==> umber: inputs <==
Design alu, start of the top module:
module alu(
		input  FPUCLK,
		input  [31:0] A, B,
		input  [2:0]  CTRL,
		output reg [31:0] OUT
	);
make LEC_CHECK=0 ABC_AREA=1 CAP_MARGIN=20 CORE_MARGIN=2 CORE_UTILIZATION=62 CTS_CLUSTER_DIAMETER=67 CTS_CLUSTER_SIZE=10 SETUP_SLACK_MARGIN=0.38 SLEW_MARGIN=20 TNS_END_PERCENT=5 finish   # period 1.26 ns
run.sh (not shown) runs the stock make flow with config.mk's settings and CLKGATE_MAP_FILE=.
==> indigo (differences from umber) <==
- ABC_AREA: 1 -> unset
- CELL_PAD_IN_SITES_DETAIL_PLACEMENT: unset -> 0
- CELL_PAD_IN_SITES_GLOBAL_PLACEMENT: unset -> 0
- CORE_UTILIZATION: 62 -> 72
- CTS_CLUSTER_DIAMETER: 67 -> 386
- CTS_CLUSTER_SIZE: 10 -> 36
- GPL_ROUTABILITY_DRIVEN: unset -> 1
- GPL_TIMING_DRIVEN: unset -> 1
- MIN_ROUTING_LAYER: unset -> met1
- SETUP_SLACK_MARGIN: 0.38 -> unset
- SLEW_MARGIN: 20 -> 10
- TNS_END_PERCENT: 5 -> unset
==> flow/constraint.sdc (replaced) <==
create_clock -name core_clock -period 4.41 [get_ports {FPUCLK}]
set_input_delay 0.8820 -clock core_clock [delete_from_list [all_inputs] [get_ports {FPUCLK}]]
set_output_delay 0.8820 -clock core_clock [all_outputs]
set_load 0.01 [all_outputs]
==> yarrow (differences from umber) <==
- ABC_AREA: 1 -> unset
- CAP_MARGIN: 20 -> 10
- CELL_PAD_IN_SITES_DETAIL_PLACEMENT: unset -> 2
- CELL_PAD_IN_SITES_GLOBAL_PLACEMENT: unset -> 1
- CORE_ASPECT_RATIO: unset -> 1.71
- CORE_UTILIZATION: 62 -> 42
- CTS_CLUSTER_DIAMETER: 67 -> 386
- CTS_CLUSTER_SIZE: 10 -> unset
- GPL_ROUTABILITY_DRIVEN: unset -> 1
- GPL_TIMING_DRIVEN: unset -> 1
- HOLD_SLACK_MARGIN: unset -> 0.05
- MAX_ROUTING_LAYER: unset -> met4
- MIN_ROUTING_LAYER: unset -> met2
- SETUP_SLACK_MARGIN: 0.38 -> unset
- SLEW_MARGIN: 20 -> 25
- TNS_END_PERCENT: 5 -> unset
==> flow/constraint.sdc (replaced) <==
create_clock -name core_clock -period 7.83 [get_ports {FPUCLK}]
set_input_delay 1.5660 -clock core_clock [delete_from_list [all_inputs] [get_ports {FPUCLK}]]
set_output_delay 1.5660 -clock core_clock [all_outputs]
set_load 0.01 [all_outputs]
==> comparison <==
- Of yarrow and indigo, yarrow has the higher die size (gap about 70%, measured against indigo).
- Of yarrow and umber, umber has the higher synthesized area (gap about 1.5%, measured against umber).
- Of umber and yarrow, umber has the higher synthesized cell count (gap 24%, measured against yarrow).
- umber did not get past global routing. yarrow produced a clean layout. indigo ended with an error in global routing.
==> figures <==
Core footprint: indigo 19500 um^2; umber 23300 um^2; yarrow 33700 um^2
Yosys stat area: indigo 14400 um^2; umber 14600 um^2; yarrow 14400 um^2
Mapped Area: indigo 14400 um^2; umber 14600 um^2; yarrow 14400 um^2
Core Util at FP: indigo 73.7%; umber 62.8%; yarrow 42.7%
Synthesized net count: indigo 1588; umber 1944; yarrow 1588
Routability cong.: indigo 1.03; umber 1.04; yarrow 0.956
Total placed cells including tap cells: indigo 1873; umber 2549; yarrow 1928
Outcome: indigo did not finish; umber did not finish; yarrow timing/DRC/antenna clean
Failing step: indigo global routing; umber global routing; yarrow -
Post-CTS Setup Bufs: indigo 24; umber 12; yarrow 0
Post-detail-place hpwl: indigo 29600 um; umber 36700 um; yarrow 35800 um
XORs/XNORs by Area: indigo 3.35%; umber 2.63%; yarrow 3.35%
Die Footprint: indigo 21100 um^2; umber 24800 um^2; yarrow 35800 um^2
Distinct cell type count after synthesis: indigo 87; umber 53; yarrow 87

---

==> lagoon <==
alu again, from the RTL that the note above started with.
// alu
module alu(
		input  FPUCLK,
		input  [31:0] A, B,
		input  [2:0]  CTRL,
		output reg [31:0] OUT
	);
	reg [23:0] APP0, APP1, BPP0, BPP1, RESM;	 
	reg [31:0] OUT0;
	reg ASIGN0, ASIGN1, BSIGN0, BSIGN1, SIGN, OF0;
	reg [2:0]  CTRL1, CTRL2, CTRL3;
	reg [7:0] EXPONENT;
	reg  EXPCIN;				 
	wire [7:0] EXPDIF_w;		 
	wire COUT_EX, COUT_EX1;
	reg [7:0]  EXPCARRY0, EXPCARRY1;						 
	reg  EXPZFLAG0, EXPZFLAG1, EXPZFLAG2;
	cla claexp_0(.A(A[26:23]), .B(B[26:23]^{4{EXPCIN}}), .CIN(EXPCIN),  .COUT(COUT_EX), .S(EXPDIF_w[3:0]));	
	cla claexp_1(.A(A[30:27]),	.B(B[30:27]^{4{EXPCIN}}), .CIN(COUT_EX), .COUT(COUT_EX1), .S(EXPDIF_w[7:4]));
	reg [7:0] EXPDIF0;
	reg EXPLT0;					 
	reg [7:0] AEXP0, BEXP0;		 
	reg [23:0] TBSHIFTED;
	wire [23:0] SHIFTOUT_w;
	shifter shift_0(.IN(TBSHIFTED), .BY(EXPDIF0), .NEG(EXPLT0), .OUT(SHIFTOUT_w));
	reg  [23:0] A_ALUIN, B_ALUIN;
	wire [23:0] ALUOUT;
	reg ALUCIN;
	wire OVERFLOW;
	cla_add cla_add0(
		.A(A_ALUIN),
		.B(B_ALUIN),
		.CIN(ALUCIN),
		.OUT(ALUOUT),
		.OF(OVERFLOW)
	);
	wire [23:0] TWOSOUT;
	twoscomp twosconv0(
		.B(ALUOUT),
		.OUT(TWOSOUT)
	);
	wire [22:0] NORMOUT;
	wire NORMFLAG, NORMZERO;
	wire [7:0] NORM_SHIFT;
	normal normalize0(
		.IN(RESM),
		.INOF(OF0),
		.OUT(NORMOUT),
		.COUNT(NORM_SHIFT),
		.ZEROFLAG(NORMZERO)
	);
	wire COUT_SRES;
	wire [7:0] EXPSRES;
	cla clasresexp_0(.A(EXPCARRY1[3:0]),	.B(NORM_SHIFT[3:0]), .CIN(1'b0),      .COUT(COUT_SRES), .S(EXPSRES[3:0]));
	cla clasresexp_1(.A(EXPCARRY1[7:4]),	.B(NORM_SHIFT[7:4]), .CIN(COUT_SRES), .COUT(),          .S(EXPSRES[7:4]));
	parameter ADD = 3'b000, SUB = 3'b001;
	always@(*) begin
		if (CTRL == ADD | CTRL == SUB) begin
			EXPCIN <= 1'b1;
		end else begin
			EXPCIN <= 1'b0;
		end
		if (CTRL1 == ADD | CTRL1 == SUB) begin			
			if (EXPLT0 == 1'b0) begin			 
				TBSHIFTED <= BPP0;
			end else begin								 
				TBSHIFTED <= APP0;		
			end
		end else begin
			TBSHIFTED <= 24'bX;
		end
		if (CTRL2 == ADD) begin		
			if (((ASIGN1 == 1'b0) & (BSIGN1 == 1'b0)) | ((ASIGN1 == 1'b1) & (BSIGN1 == 1'b1))) begin 	 
				A_ALUIN <= APP1;
				B_ALUIN <= BPP1;
				ALUCIN  <= 1'b0;
			end else if ((ASIGN1 == 1'b0) & (BSIGN1 == 1'b1)) begin
				A_ALUIN <= APP1;	 
				B_ALUIN <= BPP1;
				ALUCIN  <= 1'b1;
			end else if ((ASIGN1 == 1'b1) & (BSIGN1 == 1'b0)) begin
				A_ALUIN <= BPP1;	 
				B_ALUIN <= APP1;
				ALUCIN  <= 1'b1;				
  ...
==> flow/config.mk <==
export PLATFORM = sky130hd
export DESIGN_NAME = alu
export DESIGN_NICKNAME = alu
export VERILOG_FILES = /design/flow/design.v
export SDC_FILE = /design/flow/constraint.sdc
export NUM_CORES = 4
export LEC_CHECK = 0
export CAP_MARGIN = 20
export CELL_PAD_IN_SITES_DETAIL_PLACEMENT = 2
export CORE_MARGIN = 2
export CORE_UTILIZATION = 40
export CTS_CLUSTER_SIZE = 73
export HOLD_SLACK_MARGIN = -0.07
export PLACE_DENSITY_LB_ADDON = 0.13
export SETUP_SLACK_MARGIN = -0.47
export SLEW_MARGIN = 20
==> flow/constraint.sdc <==
create_clock -name core_clock -period 5.5 [get_ports {FPUCLK}]
set_input_delay 1.1000 -clock core_clock [delete_from_list [all_inputs] [get_ports {FPUCLK}]]
set_output_delay 1.1000 -clock core_clock [all_outputs]
set_load 0.01 [all_outputs]
==> violet: changes against lagoon <==
==> flow/config.mk (replaced) <==
export PLATFORM = sky130hd
export DESIGN_NAME = alu
export DESIGN_NICKNAME = alu
export VERILOG_FILES = /design/flow/design.v
export SDC_FILE = /design/flow/constraint.sdc
export NUM_CORES = 4
export LEC_CHECK = 0
export CAP_MARGIN = 20
export CORE_MARGIN = 2
export CORE_UTILIZATION = 66
export CTS_CLUSTER_SIZE = 17
export SLEW_MARGIN = 20
==> flow/constraint.sdc (replaced) <==
create_clock -name core_clock -period 5.15 [get_ports {FPUCLK}]
set_input_delay 1.0300 -clock core_clock [delete_from_list [all_inputs] [get_ports {FPUCLK}]]
set_output_delay 1.0300 -clock core_clock [all_outputs]
set_load 0.01 [all_outputs]
==> impl_metrics.py <==
# Flow results
metrics = {
    "finish": {
        "comb_area_frac": 0.456,
        "logic_gates": 1100,
        "fill_cells": 1280,
    },
    "timing": {
        "relSlewSlack": 0.327,
        "setup_viol": 1,
        "holdWs_ps": 418,
        "fin_ws_ps": -5.08,
    },
    "setup_path": {
        "r2r-start": "ASIGN1",
        "cp_max_fo": 7,
    },
    "pwr": {
        "pg_comb_mw": 4.36,
        "seq_power_mw": 2.49,
    },
    "die": {
        "fp.dieH_um": 152,
        "nWellTaps": 280,
        "row_count": 54,
    },
    "outcome": {
        "violatedChecks": "setup timing",
        "status": "failed layout checks",
    },
    "grt": {
        "antenna_found_initial": 1,
    },
}
# the run above: violet

==> impl_metrics.py <==
# Flow results
metrics = {
    "timing": {
        "holdWs_ps": 419,
        "relSlewSlack": 0.365,
        "setup_viol": 6,
        "fin_ws_ps": -225,
    },
    "finish": {
        "final-seq-area_um2": 6250,
        "nonClockBufferCount": 192,
        "comb_area_frac": 0.449,
        "fill_cells": 3668,
        "logic_gates": 1099,
    },
    "setup_path": {
        "cp_max_fo": 5,
    },
    "outcome": {
        "status": "failed layout checks",
        "violatedChecks": "setup timing",
    },
    "die": {
        "fp.dieH_um": 194,
        "row_count": 69,
    },
    "clocking": {
        "hold_buffers": 0,
    },
    "pwr": {
        "seq_power_mw": 2.44,
        "swShare": 0.426,
    },
    "yosys": {
        "synth.most_common_cell": "edfxtp_1",
    },
    "grt": {
        "antenna_found_initial": 2,
    },
}
# the run above: lagoon

Power and IR drop assume default switching activity.
